## v58
## ntt_bfu
module ntt_bfu
(
    input                   clk,
    input                   rstn,
    input  [14-1:0] in1,
    input  [14-1:0] in2,
    input  [14-1:0] gamma,
    input                   op,
    output [14-1:0] out1,
    output [14-1:0] out2
);
export LEC_CHECK = 0
export ABC_AREA = 1
export CAP_MARGIN = 10
export CELL_PAD_IN_SITES_DETAIL_PLACEMENT = 1
export CELL_PAD_IN_SITES_GLOBAL_PLACEMENT = 0
export CORE_MARGIN = 2
export CORE_UTILIZATION = 68
export CTS_CLUSTER_DIAMETER = 195
export CTS_CLUSTER_SIZE = 90
export GPL_ROUTABILITY_DRIVEN = 0
export GPL_TIMING_DRIVEN = 0
export HOLD_SLACK_MARGIN = 0.3
export MAX_ROUTING_LAYER = met4
export MIN_ROUTING_LAYER = met1
export PLACE_DENSITY_LB_ADDON = 0.1
export SLEW_MARGIN = 0
export TNS_END_PERCENT = 60
create_clock -name core_clock -period 5.93 [get_ports {clk}]
run.sh (not shown) runs the stock make flow with config.mk's settings and CLKGATE_MAP_FILE=.
v58: aborted in detailed placement (tool error)
[inputs] v16 vs v58
==> flow/config.mk <==
export PLATFORM = sky130hd
export DESIGN_NAME = ntt_bfu
export DESIGN_NICKNAME = ntt_bfu
export VERILOG_FILES = /design/flow/design.v
export SDC_FILE = /design/flow/constraint.sdc
export NUM_CORES = 4
export LEC_CHECK = 0
export CAP_MARGIN = 20
export CORE_MARGIN = 2
export CORE_UTILIZATION = 40
export PLACE_DENSITY = 0.6
export SLEW_MARGIN = 20
==> flow/constraint.sdc <==
create_clock -name core_clock -period 6.5 [get_ports {clk}]
set_input_delay 1.3000 -clock core_clock [delete_from_list [all_inputs] [get_ports {clk}]]
set_output_delay 1.3000 -clock core_clock [all_outputs]
set_load 0.01 [all_outputs]
- [v16] post-synthesis cell area fell 1000 um^2 relative to v58
- Xor/xnor cell area share of the yosys netlist (lower): v58
- Diff v16..v58 | flip-flop and latch count after synthesis | unchanged
- Across both runs, area of the placeable core was higher for v16 than for v58.
- What v16 reported for cell count after synthesis has to be multiplied by 1.2 to get the figure for v58.
- v16 finished all stages; the layout is clean.
- v16 vs v58 — net count after synthesis dropped by more than 10%
- Looking at area fraction in and, or, nand and nor cells across v16 and v58, the one that comes out higher is v58.
- v16 falls short of v58 in die footprint.
- [v16] yosys synthesis chip area fell about 3.3% relative to v58
Modified inputs, v50 compared to v16
-- flow/config.mk --
<<< v16, line 9
export CORE_MARGIN = 2
export CORE_UTILIZATION = 40
export PLACE_DENSITY = 0.6
>>> v50, line 9
export CORE_MARGIN = 2
export CORE_UTILIZATION = 66
export PLACE_DENSITY = 0.6
==> flow/constraint.sdc <==
create_clock -name core_clock -period 5.59 [get_ports {clk}]
set_input_delay 1.1180 -clock core_clock [delete_from_list [all_inputs] [get_ports {clk}]]
set_output_delay 1.1180 -clock core_clock [all_outputs]
set_load 0.01 [all_outputs]
==> results <==
v50 -> stages 100% | layout checks FAIL | setup timing
[compare] base=v16 new=v50: die area shows a reduction of about 40%; depth of the critical timing path with buffers and inverters included shows an increase of 9; met1 track demand over resource in global routing shows an increase of 18 points.
Wire length of the first global-routing pass: v50 > v16
v50 falls short of v16 in minimum setup slack in the final design.
Diff v16..v50 | flip-flop and latch count after synthesis | unchanged

---

== run 1 ==
Starting RTL as in the previous note.
Settings: LEC_CHECK=0, ABC_AREA=1, CAP_MARGIN=20, CORE_MARGIN=2, CORE_UTILIZATION=72, CTS_CLUSTER_SIZE=31, PLACE_DENSITY=0.78, SETUP_SLACK_MARGIN=1.06, SLEW_MARGIN=20; clock period 3.56 ns.
As the logs show, run 1 stopped at 4_1_cts after a tool error, so it never reached the end of the flow.
diff inputs: run 1 => run 2
==> flow/config.mk <==
export PLATFORM = sky130hd
export DESIGN_NAME = ntt_bfu
export DESIGN_NICKNAME = ntt_bfu
export VERILOG_FILES = /design/flow/design.v
export SDC_FILE = /design/flow/constraint.sdc
export NUM_CORES = 4
export LEC_CHECK = 0
export CAP_MARGIN = 20
export CORE_MARGIN = 2
export CORE_UTILIZATION = 72
export CTS_CLUSTER_DIAMETER = 125
export HOLD_SLACK_MARGIN = -0.09
export PLACE_DENSITY = 0.6
export SLEW_MARGIN = 20
==> flow/constraint.sdc <==
create_clock -name core_clock -period 5.59 [get_ports {clk}]
set_input_delay 1.1180 -clock core_clock [delete_from_list [all_inputs] [get_ports {clk}]]
set_output_delay 1.1180 -clock core_clock [all_outputs]
set_load 0.01 [all_outputs]
### Flow results
Seen in the log of run 1: DPL-0038 during 4_1_cts, after which the run never completed.
No crash in run 2: every stage finished, but the layout fails its final checks due to negative setup slack.
Area after synthesis, run 2 vs run 1: down by a few percent
Lower chip area estimate from yosys synthesis was reported by run 2, not run 1.
For the adder and majority gate portion of the synthesized area, run 2 came in 0.85 points higher than run 1 did.
Compared with run 1, run 2 shows a share of synthesized cell area in and, or, nand and nor gates that is 5.6 points lower.
Summary of the comparison: core utilization before placement is lower in run 2, relative to run 1.
Unique cell type count in the Yosys netlist, run 1 and run 2, lower one = run 1.
Input changes introduced in run 3 (baseline for comparison: run 2):
-- flow/config.mk --
<<< run 2, line 7
export LEC_CHECK = 0
export CAP_MARGIN = 20
>>> run 3, line 7
export LEC_CHECK = 0
export ABC_AREA = 1
export CAP_MARGIN = 20
<<< run 2, line 10
export CORE_UTILIZATION = 72
export CTS_CLUSTER_DIAMETER = 125
export HOLD_SLACK_MARGIN = -0.09
export PLACE_DENSITY = 0.6
>>> run 3, line 11
export CORE_UTILIZATION = 72
export PLACE_DENSITY = 0.6
==> flow/constraint.sdc <==
create_clock -name core_clock -period 4.26 [get_ports {clk}]
set_input_delay 0.8520 -clock core_clock [delete_from_list [all_inputs] [get_ports {clk}]]
set_output_delay 0.8520 -clock core_clock [all_outputs]
set_load 0.01 [all_outputs]
Findings:
- Of run 2 and run 3, only run 3 fails to reach the end of the flow.
- In run 2 the implementation ran to completion but is not tape-out ready, as the final checks report negative setup slack.
- Run status, run 3: aborted in 5_1_grt, error GRT-0116
- Per the comparison of run 3 with run 2, placement-stage worst setup slack dropped 0.15 ns, number of register bits inferred by synthesis barely changed.
- Higher area share of xor/xnor cells in the synthesized design among run 2 and run 3: run 2
- From run 2 to run 3 the numbers moved as follows: cell count after synthesis increased by about 22% relative to the old numbers; adder and majority cell fraction of the synthesized area decreased by 0.85 points relative to the old numbers.
- Run 3 against run 2: die area +about 3.4%; number of cell instances after yosys synthesis now larger.
- Run 3 vs run 2: area of the mapped netlist up in run 3
- Run 3 vs run 2 — floorplan net count climbed by more than 10%
- Run 3: count of cell types in the netlist 26% below run 2
Relative to run 3, the following input files were edited for run 4:
-- flow/config.mk --
<<< run 3, line 7
export LEC_CHECK = 0
export ABC_AREA = 1
export CAP_MARGIN = 20
export CORE_MARGIN = 2
export CORE_UTILIZATION = 72
export PLACE_DENSITY = 0.6
>>> run 4, line 7
export LEC_CHECK = 0
export CAP_MARGIN = 20
export CORE_MARGIN = 2
export CORE_UTILIZATION = 40
export PLACE_DENSITY = 0.6
==> flow/constraint.sdc <==
create_clock -name core_clock -period 6.4 [get_ports {clk}]
set_input_delay 1.2800 -clock core_clock [delete_from_list [all_inputs] [get_ports {clk}]]
set_output_delay 1.2800 -clock core_clock [all_outputs]
set_load 0.01 [all_outputs]
Results
Across run 4 and run 3, a clean result was obtained everywhere but in run 3.
The higher die size of run 4 and run 3 is in run 4.
Comparing run 4 and run 3, total CTS buffers is lower on run 3.
Of run 4 and run 3, the run reporting the higher number of buffers inserted by post-CTS setup repair was run 3.
Synthesized area in run 4 is 3.3% lower than in run 3
Overall die width (run 4 vs. run 3) increases by more than a quarter
Higher number of resized instances in the post-cts repair step among run 4 and run 3: run 3
Against run 3, run 4 reports a gate count of the mapped netlist that is lower.
Run 4: worst-case setup slack after placement is 0.77 ns higher than what run 3 reported.

---

ntt_bfu again, from the RTL that the note above started with.
Settings: LEC_CHECK=0, CAP_MARGIN=40, CELL_PAD_IN_SITES_DETAIL_PLACEMENT=0, CORE_MARGIN=2, CORE_UTILIZATION=61, CTS_CLUSTER_DIAMETER=48, CTS_CLUSTER_SIZE=56, GPL_TIMING_DRIVEN=1, HOLD_SLACK_MARGIN=-0.05, MAX_ROUTING_LAYER=met4, PLACE_DENSITY_LB_ADDON=0.1, SETUP_SLACK_MARGIN=0.69, SLEW_MARGIN=20, TNS_END_PERCENT=40; clock period 2.38 ns.
The starting point completed and failed the layout checks on setup timing.
Edit:
Settings changed: ABC_AREA set to 1, CAP_MARGIN 40 to 5, CORE_UTILIZATION 61 to 72, CTS_CLUSTER_DIAMETER 48 to 167, CTS_CLUSTER_SIZE 56 to unset, PLACE_DENSITY set to 0.67, PLACE_DENSITY_LB_ADDON 0.1 to unset, SETUP_SLACK_MARGIN 0.69 to -0.16, TNS_END_PERCENT 40 to 75.
Clock period 2.38 ns to 4.99 ns, I/O delays scaled along.
Outcome: The changed run reached the layout checks and failed them: setup timing. Non-clock buffer count falls by 514. Design area is lower by 13%. Die area decreases by 12%. Final cell count stays flat. Maximum frequency grows by 2.0%. Routed wire length decreases by 10%. Clock skew goes down by 0.012 ns. Worst setup slack is better by 2.7 ns. Area after synthesis grows by 3.4%. Clock-buffer cell count rises by 13. Synthesized cell count is higher by 22%.
Edit:
Settings changed: ABC_AREA 1 to unset, CAP_MARGIN 5 to 0, CTS_CLUSTER_DIAMETER 167 to 48, PLACE_DENSITY 0.67 to 0.65, SETUP_SLACK_MARGIN -0.16 to 0.62, TNS_END_PERCENT 75 to 40.
Clock period 4.99 ns to 5.82 ns, I/O delays scaled along.
Outcome: The new run reached the layout checks and failed them: setup timing. Count of clock-buffer cells in the layout is lower by 5. Wire length came out lower by 17%. Hold slack improves by 0.0064 ns. Global-route usage falls by 5.3 points. Worst setup slack gets better by 0.39 ns. Register-to-register slack gets better by 0.60 ns. Design area is lower by 1.6%.
Edit:
Settings changed: CAP_MARGIN 0 to 40, CORE_UTILIZATION 72 to 70, CTS_CLUSTER_SIZE set to 56, PLACE_DENSITY 0.65 to unset, PLACE_DENSITY_LB_ADDON set to 0.0, SETUP_SLACK_MARGIN 0.62 to 0.1.
Clock period 5.82 ns to 3.5 ns, I/O delays scaled along.
With this change the flow stopped in 5_1_grt on GRT-0232.
Synthesized area is unchanged.
Die area went up by 2.8%.
Synthesized cell count does not change.
Edit:
Settings changed: CORE_UTILIZATION 70 to 57, PLACE_DENSITY_LB_ADDON 0.0 to 0.1, SETUP_SLACK_MARGIN 0.1 to 0.78.
The new run finished but fails on setup timing.
Die size climbs by about a fifth.
Synthesized area stays the same.
Synthesized cell count stays the same.
Edit:
Settings changed: ABC_AREA set to 1, CAP_MARGIN 40 to 5, CORE_UTILIZATION 57 to 72, CTS_CLUSTER_DIAMETER 48 to 167, CTS_CLUSTER_SIZE 56 to unset, PLACE_DENSITY set to 0.41, PLACE_DENSITY_LB_ADDON 0.1 to unset, SETUP_SLACK_MARGIN 0.78 to 1.39, TNS_END_PERCENT 40 to 75.
Clock period 3.5 ns to 4.75 ns, I/O delays scaled along.
The changed run failed in 5_1_grt.
Die size fell by 18%.
Area after synthesis rose by 3.4%.
Synthesized cell count rose by 22%.
